run 1:
==> flow/design.v <==
`timescale 1ns / 1ps
module add_sub #(parameter WIDTH = 15)(
input signed [WIDTH:0] a,b,
input sel, 
output signed [WIDTH:0] out
);
wire [WIDTH+1:0] sum;
assign sum = sel?a-b:a+b;
assign out = {sum[WIDTH+1],sum[WIDTH-1:0]};
endmodule
`timescale 1ns / 1ps
module mux #(parameter WIDTH = 15)(
input [WIDTH:0] a,b,
input sel,
output [WIDTH:0]out
);
assign out = sel?b:a;
endmodule
`timescale 1ns / 1ps
module shifter#(parameter WIDTH = 15)(
input signed [WIDTH:0] a,
output signed [WIDTH:0] b,
input m , 
input [3:0] i
);
assign b = m? (a)>>>i :((i!=0)?(a)>>>(i-1):a);
endmodule
`timescale 1ns / 1ps
module rom#(parameter WIDTH = 15)(
input clk,
input sel ,
input [3:0] i,
output [WIDTH:0] rom_out
    );
 reg [WIDTH:0] rom_mem [0:19] ;
 initial begin
 rom_mem[0] =  16'b0000010000000000;
 rom_mem[1] =  16'b0000001000000000;
 rom_mem[2] =  16'b0000000100000000;
 rom_mem[3] =  16'b0000000010000000;
 rom_mem[4] =  16'b0000000001000000;
 rom_mem[5] =  16'b0000000000100000;
 rom_mem[6] =  16'b0000000000010000;
 rom_mem[7] =  16'b0000000000001000;
 rom_mem[8] =  16'b0000000000000100;
 rom_mem[9] =  16'b0000000000000010;
 rom_mem[10] =  16'b0000001000110010;
 rom_mem[11] =  16'b0000000100000110;
 rom_mem[12] =  16'b0000000010000001;
 rom_mem[13] =  16'b0000000001000000;
 rom_mem[14] =  16'b0000000000100000;
 rom_mem[15] =  16'b0000000000010000;
 rom_mem[16] =  16'b0000000000001000;
 rom_mem[17] =  16'b0000000000000100;
 rom_mem[18] =  16'b0000000000000010;
 rom_mem[19] =  16'b0000000000000001;
 end   
 assign rom_out = sel?rom_mem[i+9]:rom_mem[i-1];
endmodule
`timescale 1ns / 1ps
module recon_controlpath(
input clk,reset,
output reg selmx,selmy,selmz,
output reg [3:0]  i
);
reg start;
always @ (posedge clk) begin
    if(reset) begin 
        i <= 0;
        selmx <= 0;
        selmy <= 0;
        selmz <= 0; 
        start <= 1;
    end
    else if(start) begin
        if(i!=0) begin
        selmx <= 1;
        selmy <= 1;
        selmz <= 1; 
        end
        if(i != 10) begin
         i <= i+1;
        end
        else if (i==10) begin
            start <= 0;
            i <= 0;
            selmx <= 0;
            selmy <= 0;
            selmz <= 0; 
        end
    end
end
endmodule
`timescale 1ns / 1ps
module recon_datapath#(parameter WIDTH = 15)(
input clk,
input m,div,
input [WIDTH:0] Xo,Yo,Zo ,
input selmx,selmy,selmz,
output reg [WIDTH:0] Xout,Yout, Zout,
input [WIDTH:0] z_rom,
input [3:0] i
);
wire [WIDTH:0] x_mux, y_mux , z_mux;
wire [WIDTH:0] x_asout, y_asout , z_asout; 
wire [WIDTH:0] x_fout;
mux m_x(Xo , Xout , selmx , x_mux);
mux m_y(Yo , Yout , selmy , y_mux);
mux m_z(Zo , Zout , selmz , z_mux);
reg [WIDTH:0] Xi , Yi , Zi;
wire di = div?(~y_mux[15]):z_mux[15];
always @ (posedge clk) begin 
if(i!=0) begin
    Xout <= x_fout;
    Yout <= y_asout;
    Zout <= z_asout;
end
end
wire [WIDTH:0] x_sft, y_sft; 
shifter shftx(x_mux ,x_sft ,m, i);
shifter shfty(y_mux ,y_sft,m, i);
add_sub X_as(x_mux , y_sft ,di, x_asout);
add_sub Y_as(y_mux , x_sft ,di, y_asout);
add_sub Z_as(z_mux , z_rom ,~(di), z_asout);
mux m_xout(x_mux, x_asout , m , x_fout);
endmodule
`timescale 1ns / 1ps
module recon#(parameter WIDTH = 15)(
input clk,reset,m,div,
input [WIDTH:0] Xo, Yo ,Zo,
output [WIDTH:0] Xout , Yout , Zout,
output [3:0] i
);
wire selmx,selmy,selmz;
wire [WIDTH:0] rom_out ;
recon_datapath dt(clk,m,div,Xo,Yo,Zo,selmx, selmy,selmz,Xout, Yout, Zout ,rom_out, i);
recon_controlpath ct(clk,reset,selmx,selmy,selmz,i);
rom rm(clk,m,i,rom_out);
endmodule
`timescale 1ns / 1ps
module latch#(parameter WIDTH=15)(
input [WIDTH:0] Xout,Yout,Zout,
input [3:0] i,
input clk,reset,
output reg [WIDTH:0] X_H,Y_H,Z_H,
input af_en);
always@(posedge clk) begin
    if(reset) begin
        X_H<=16'b0;
        Y_H<=16'b0;
        Z_H<=16'b0;
    end
    else if(i==10&af_en)begin
        X_H<=16'b0000010011010100;
        Y_H<=16'b0;
        Z_H<=Yout;
    end
end
endmodule
`timescale 1ns / 1ps
module ResetLogic#(parameter WIDTH=15 )(
input ext_reset,
input clk,
output reg reset1,reset2,reset3,complete
);
reg [5:0] counter;
always@(posedge clk)begin
    if(ext_reset) begin
        reset1<=1;
        reset2<=1;
        reset3 <=1;
        complete <= 0;
        counter<=0;
    end
    else if(counter==0)begin
        counter<=counter+1;
        reset1<=0;
    end
    else if(counter==11) begin
        reset2<=0;
        counter <= counter + 1;
    end
    else if (counter == 22) begin 
        reset3 <= 0;
        counter <= counter + 1;
    end
    else if(counter ==33) begin
        complete <= 1;
    end
    else if(counter <34) begin 
        counter <= counter + 1;
    end
end
endmodule
`timescale 1ns / 1ps
module Neuron#(parameter WIDTH=15)(
input [WIDTH:0] Xo,Yo,Zo,
input clk,reset,
output [WIDTH:0] Sin_H,Cos_H,Z, 
output reset3,complete,
output [WIDTH:0] Yout,
input af_en
);
wire reset1,reset2;
wire zz;
assign Z=Yout;
wire[WIDTH:0] Xout,Zout;
wire [3:0] i1,i2;
wire [WIDTH:0] X_H,Y_H,Z_H;
reg [3:0] i1_d;
ResetLogic RL(reset,clk,reset1,reset2,reset3,complete);
recon linear(clk,reset1,1'b0,1'b0,Xo, Yo ,Zo,Xout , Yout , Zout, i1);
always @(posedge clk) i1_d <= i1;
latch l1(Xout,Yout,Zout, i1_d,clk,reset1,X_H,Y_H,Z_H,af_en);
recon hyperbolic(clk,reset2,1'b1,1'b0,X_H,Y_H,Z_H,Cos_H,Sin_H,zz,i2);
endmodule
`timescale 1ns / 1ps
module recon_top_level#(parameter WIDTH = 15)( 
input [WIDTH:0] Xo, Zo , Yo,
input clk,
input ext_reset,
input [1:0] sel,
output [WIDTH:0] mac_out,
output [WIDTH:0] f,
input af_en,
output complete
);
wire [WIDTH:0] z, coshz, sinhz;
wire reset3;
Neuron #(WIDTH)inneuron(Xo,Yo,Zo,clk,ext_reset, sinhz,coshz,z,reset3,complete,mac_out,af_en);
wire sign_z=z[WIDTH];
wire [WIDTH:0]relu ;
assign relu=sign_z?0:z;
wire [WIDTH:0] ez, ez_1;
add_sub #(WIDTH) adder1(coshz, sinhz, sel[0], ez);
add_sub #(WIDTH) adder2(ez, 16'b0000010000000000, sel[0], ez_1);
wire [WIDTH:0] w2,w3;
wire [WIDTH:0] divisor , dividend;
mux  #(WIDTH)m1(ez, coshz, sel[0], w2);
mux #(WIDTH) m2(ez_1, sinhz, sel[0], w3);
wire [WIDTH:0] div_out;
assign divisor =  {w3[15], (w3[14:0]>>2) };
assign dividend = {w2[15], (w2[14:0]>>2) };
wire [WIDTH:0] X_divout,Y_divout;
recon #(WIDTH) r_div(
 clk,reset3,1'b0,1'b1,
divisor, dividend ,16'b0,
 X_divout , Y_divout , div_out
);
assign f=sel[1]?(sel[0]?mac_out:relu):div_out;  
endmodule
make LEC_CHECK=0 ABC_AREA=1 CAP_MARGIN=20 CORE_MARGIN=2 CORE_UTILIZATION=68 CTS_CLUSTER_SIZE=74 HOLD_SLACK_MARGIN=0.29 SETUP_SLACK_MARGIN=1.38 SLEW_MARGIN=20 finish   # period 4.65 ns
run.sh (not shown) runs the stock make flow with config.mk's settings and CLKGATE_MAP_FILE=.
Run 1: aborted in global routing (tool error)
### run 1 -> run 2
- SETUP_SLACK_MARGIN no longer set, was 1.38
- HOLD_SLACK_MARGIN no longer set, was 0.29
- CORE_UTILIZATION now 65, was 68
- CTS_CLUSTER_SIZE no longer set, was 74
- ABC_AREA no longer set, was 1
- the clock period (ns, I/O delays scaled along) now 6.68, was 4.65
Of run 1 and run 2, only run 1 never reached the final stage. Cell area after synthesis: run 2 higher than run 1. Die area is higher on run 2. Part of the Yosys area used for sequential elements, run 2 and run 1: larger value in run 1. | post-synthesis share of cell area spent on xor and xnor gates | run 2 vs run 1 | 0.57 points lower |. From run 1 to run 2 the numbers moved as follows: fraction of the mapped netlist area in adder cells dropped 0.40 points, total setup buffers inserted after CTS dropped about 60%. Run 1 reports its combinational family with the most area after synthesis as simple AND/OR/NAND/NOR gates while run 2 reports AND-OR/OR-AND gates.
diff inputs: run 2 => run 3
- CORE_UTILIZATION changed from 65 to 72
- CTS_CLUSTER_DIAMETER newly set to 400
- ABC_AREA newly set to 1
- the clock period (ns, I/O delays scaled along) changed from 6.68 to 2.87
Ran to the end and failed final checks on setup timing: run 2. Tool error DPL-0033 stopped run 3 during detailed placement; no final results. Diff run 2 -> run 3 | xor and xnor area share after synthesis | increase of 0.57 points. From run 2 to run 3 the numbers moved as follows: number of distinct library cells after synthesis dropped 38; net count entering floorplan climbed 372; yosys stat chip area dropped about 3.7%; count of library flops with an enable pin barely changed; cell row count dropped 4. From run 2 to run 3 the numbers moved as follows: count of pins on the block boundary was more or less identical, number of I/O port buffers was more or less identical, chip area went down by 4200 µm².

========
== job 6100 ==
RTL: the design.v shown in full above, as it stands there.
Settings: LEC_CHECK=0, CAP_MARGIN=20, CORE_MARGIN=2, CORE_UTILIZATION=40, GPL_TIMING_DRIVEN=0, SLEW_MARGIN=40; clock period 8.5 ns.
Modified inputs, job 395 compared to job 6100
- clearing GPL_TIMING_DRIVEN, which used to be 0
- swapping 40 for 20 in SLEW_MARGIN
- swapping 40 for 66 in CORE_UTILIZATION
- swapping 8.5 for 9.1 in the clock period (ns, I/O delays scaled along)
## What came out
Re TritonCTS buffer count: no difference whatsoever between job 6100 and job 395.
Side by side, worst relative slew slack turned out lower in job 395 than in job 6100.
Job 6100 and job 395 ended up with nearly the same gate count of the mapped netlist.
Looking only at via count, and setting everything else aside, the higher value of job 6100 and job 395 goes to job 395.
Setup slack: job 395 more than job 6100
[inputs] job 3815 vs job 395
- CORE_UTILIZATION changed from 66 to 68
- the clock period (ns, I/O delays scaled along) changed from 9.1 to 6.88
==> comparison <==
Job 395 finished every stage and its layout cleared the timing, design-rule and antenna checks. The flow for job 3815 finished, though final verification flagged negative setup slack. Summary of job 3815 over job 395: number of fillers in the final layout has decreased; placed cell area climbed 1500 sq um; instance count on the critical path rose about 11%. reg2reg as the critical setup path kind was reported by job 3815, and in2reg by job 395. Delta (job 3815 minus job 395): share of cell area taken by flip-flops and latches has decreased; via count of the first global-routing pass has increased; met2 routed wirelength increased about 20%; cell count after placement grew by 6.3%. Note that the internal power recorded for job 3815 amounts to 1.4 times the value seen in job 395.
--- input diff job 3815..job 2494 ---
- changing CORE_UTILIZATION from 68 to 69
- setting ABC_AREA to 1 for the first time
- changing the clock period (ns, I/O delays scaled along) from 6.88 to 4.8
Findings:
In the summary table, job 2494 is marked failed, with error GRT-0232 raised in global routing (5_1_grt).
Compare job 2494 and job 3815 | weighted congestion reported at the end of routability-driven placement higher: job 2494
When job 2494 is measured against job 3815, its floorplan-stage core utilization turns out 1.5 points higher.
Against job 3815, job 2494 comes in about 8% lower on HPWL reported at the end of detailed placement.
Between job 2494 and job 3815, the number of rows in the core area is lower for job 2494.
On combined area of all synthesized cells, job 2494 does better than job 3815.
Area share of xor/xnor cells in the synthesized design ends up higher on job 2494.

========
Starts from the design.v that is shown in full above.
Settings: LEC_CHECK=0, CAP_MARGIN=20, CELL_PAD_IN_SITES_DETAIL_PLACEMENT=2, CORE_ASPECT_RATIO=1.06, CORE_MARGIN=2, CORE_UTILIZATION=40, CTS_CLUSTER_DIAMETER=198, GPL_TIMING_DRIVEN=1, SLEW_MARGIN=40; clock period 9.25 ns.
The first run finished with timing, DRC and antenna clean.
==> next run, changes <==
Settings changed: CELL_PAD_IN_SITES_DETAIL_PLACEMENT 2 to unset, CORE_ASPECT_RATIO 1.06 to unset, CTS_CLUSTER_DIAMETER 198 to unset, GPL_TIMING_DRIVEN 1 to unset, SLEW_MARGIN 40 to 20.
Clock period 9.25 ns to 8.5 ns, I/O delays scaled along.
The new run ran to the end with no violations; sequential cell count is unchanged; synthesized cell count stays the same; non-clock buffer count goes up by 43; clock-buffer cell count grows by 1; final area rose slightly; cell count grows by a few percent; area after synthesis stays the same; die area stays flat.
==> next run, changes <==
Clock period 8.5 ns to 5.87 ns, I/O delays scaled along.
Now the flow ran to the end with violations: setup timing.
Count of clock-buffer cells in the layout is unchanged.
Sequential power rose by 45%.
Hold slack is better by 0.0058 ns.
Total power grows by about 60%.
Register-to-register slack got worse by 2.1 ns.
Global-route usage increases by 2.1 points.
Wire length came out higher by about 10%.
Flip-flop count stays the same.
Synthesized area does not change.
Sequential share of layout area goes down by 3.0 points.

========
Starts from the design.v that is shown in full above.
clock: 8.5 ns
lec_check: 0
abc_area: 1
cap_margin: 20
core_margin: 8
core_utilization: 52
cts_cluster_diameter: 311
cts_cluster_size: 98
place_density: 0.35
slew_margin: 20
The baseline produced a clean layout.
Edit:
Settings changed: ABC_AREA 1 to not set, CORE_MARGIN 8 to 2, CORE_UTILIZATION 52 to 11, CTS_CLUSTER_DIAMETER 311 to not set, CTS_CLUSTER_SIZE 98 to not set, PLACE_DENSITY 0.35 to not set.
Clock period 8.5 ns to 9.1 ns, I/O delays scaled along.
Effect:
- The new run passed the timing, design-rule and antenna checks
- count of clock-buffer cells in the layout goes down by 1
- worst setup slack degrades by 0.12 ns
- sequential power drops by about 10%
- routed wire length rises by 19%
- utilization shrinks by 44 points
- die size grows to 4.3 times its value
Edit:
Settings changed: CELL_PAD_IN_SITES_DETAIL_PLACEMENT set to 1, CORE_UTILIZATION 11 to 40, CTS_CLUSTER_DIAMETER set to 155.
Clock period 9.1 ns to 8.5 ns, I/O delays scaled along.
Result: Worst setup slack is worse by 0.27 ns. Global-route usage is higher by 19 points. Wire length is about the same. Via count rose by 3.8%.
Edit:
Settings changed: ABC_AREA set to 1, CELL_PAD_IN_SITES_DETAIL_PLACEMENT 1 to not set, CORE_UTILIZATION 40 to 42, CTS_CLUSTER_DIAMETER 155 to 311, CTS_CLUSTER_SIZE set to 98.
What happened: The new run passed the timing, design-rule and antenna checks. Clock power decreases by 3.1%. Die area drops by 8.2%. Wire length is lower by 22%. Sequential cell count does not change. Worst setup slack improved by 0.31 ns.
Edit:
Settings changed: ABC_AREA 1 to not set, CORE_UTILIZATION 42 to 64, CTS_CLUSTER_DIAMETER 311 to not set, CTS_CLUSTER_SIZE 98 to not set, SETUP_SLACK_MARGIN set to 1.21, SLEW_MARGIN 20 to 40.
After rerunning: Power rises by 6.0%; clock skew fell by 0.0088 ns; cell area went up by 8.1%; setup slack loses 0.13 ns; count of clock-buffer cells in the layout grows by 1; area after synthesis came out higher by 3.9%; routed wire length rises by 12%; sequential cell count does not change.
Edit:
Settings changed: CORE_UTILIZATION 64 to 40, SETUP_SLACK_MARGIN 1.21 to not set, SLEW_MARGIN 40 to 20.
Clock period 8.5 ns to 8.24 ns, I/O delays scaled along.
The new run completed with no timing, DRC or antenna violations.
Via count drops by 2.6%.
Design area climbs by 1.8%.
First-iteration DRC count drops by about 30%.
Worst setup slack got worse by 0.28 ns.
Global-route usage drops by 12 points.
Combinational power stays flat.
Synthesized area does not change.
Non-clock buffer count climbs by 39.
Power climbs by 3.2%.

========
== v58 ==
Starts from the design.v that is shown in full above.
make LEC_CHECK=0 ABC_AREA=1 CAP_MARGIN=20 CORE_MARGIN=2 CORE_UTILIZATION=72 CTS_CLUSTER_SIZE=74 HOLD_SLACK_MARGIN=-0.1 SLEW_MARGIN=20 finish   # period 6.83 ns
The flow completed for v58, but it is not clean: the layout still shows negative setup slack.
## Diff of input files: v8 against v58
- HOLD_SLACK_MARGIN: -0.1 -> unset
- CTS_CLUSTER_SIZE: 74 -> unset
- TNS_END_PERCENT: unset -> 45
- ABC_AREA: 1 -> unset
- the clock period (ns, I/O delays scaled along): 6.83 -> 4.37
Findings:
- When v8 is set beside v58, its adder and majority cell fraction of the synthesized area turns out to be 0.40 points smaller.
- What v8 reported for number of nets produced by synthesis has to be multiplied by 1.14 to get the figure for v58.
- For the xor-xnor portion of the synthesized cell area, v8 came in 0.57 points lower than v58 did.
- Compared with v58, in v8 cell total after placement saw an increase; total cell area at the placement stage has increased; share of cell area taken by muxes after synthesis went up; area of the mapped netlist rose by 3.9%; die outline width saw an increase.
- Re average size of a mapped cell: v8 is 20% up on v58.
- FAIL v8 @ clock tree synthesis (4_1_cts): tool exited with error
Modified inputs, v25 compared to v8
- an added CTS_CLUSTER_SIZE of 99
- a change of CORE_UTILIZATION from 72 to 54
- a deleted TNS_END_PERCENT that had been 45
- a change of the clock period (ns, I/O delays scaled along) from 4.37 to 7.22
Results
On v25: horizontal die dimension is 15% higher than what v8 gave. Relative to v8, the die outline area measured on v25 has increased by more than a quarter. In v25 the implementation ran to completion but is not tape-out ready, as the final checks report negative setup slack. Comparing v25 and v8, the higher die extent in y was measured on v25.
Changes in v56 relative to v25:
- CTS_CLUSTER_SIZE now 72, was 99
- CORE_UTILIZATION now 70, was 54
- ABC_AREA now 1, previously not set
- the clock period (ns, I/O delays scaled along) now 6.87, was 7.22
[summary]
- Taking v25 as the reference point, the area share of buffers outside the clock network of v56 falls by 1.7 points.
- | v56 | all stages done | FAIL | negative setup slack |
- From v25 to v56 the numbers moved as follows: area of the die now sits lower; via count of the first global-routing pass up about 7%; wire length -1.1 mm; number of buffers created by CTS held.
- v25 reports its uppermost layer routed as met5 while v56 reports met4.
- Compared v56 against v25; number of H-tree levels within noise.
- Going from v25 to v56, placed instance count increased 228; sequential share of cell area increased 1.0 points; critical path depth increased 23%; first-pass GRT wire length decreased about 4%; core region area decreased 25%.
The following lists how v29 was set up differently from v56:
- putting SETUP_SLACK_MARGIN at 1.53 where nothing was set
- swapping 6.87 for 5.08 in the clock period (ns, I/O delays scaled along)
Results
Tool error DPL-0033 stopped v29 during clock tree synthesis (4_1_cts); no final results.
On worst-case setup slack after placement, the lower figure sits with v29, not v56.
Looking at number of cells after detailed placement across v29 and v56, the one that comes out higher is v29.
Fraction of registers with async set/reset came out exactly the same in v29 and v56.
The y dimension of the die on v56 is in line with that on v29.
Diff v29..v56 | area of the die | negligible
The final reports for v29 and v56 show area after detailed placement higher in the former.
No activity file was given, so power comes from the tool's default toggle rates.
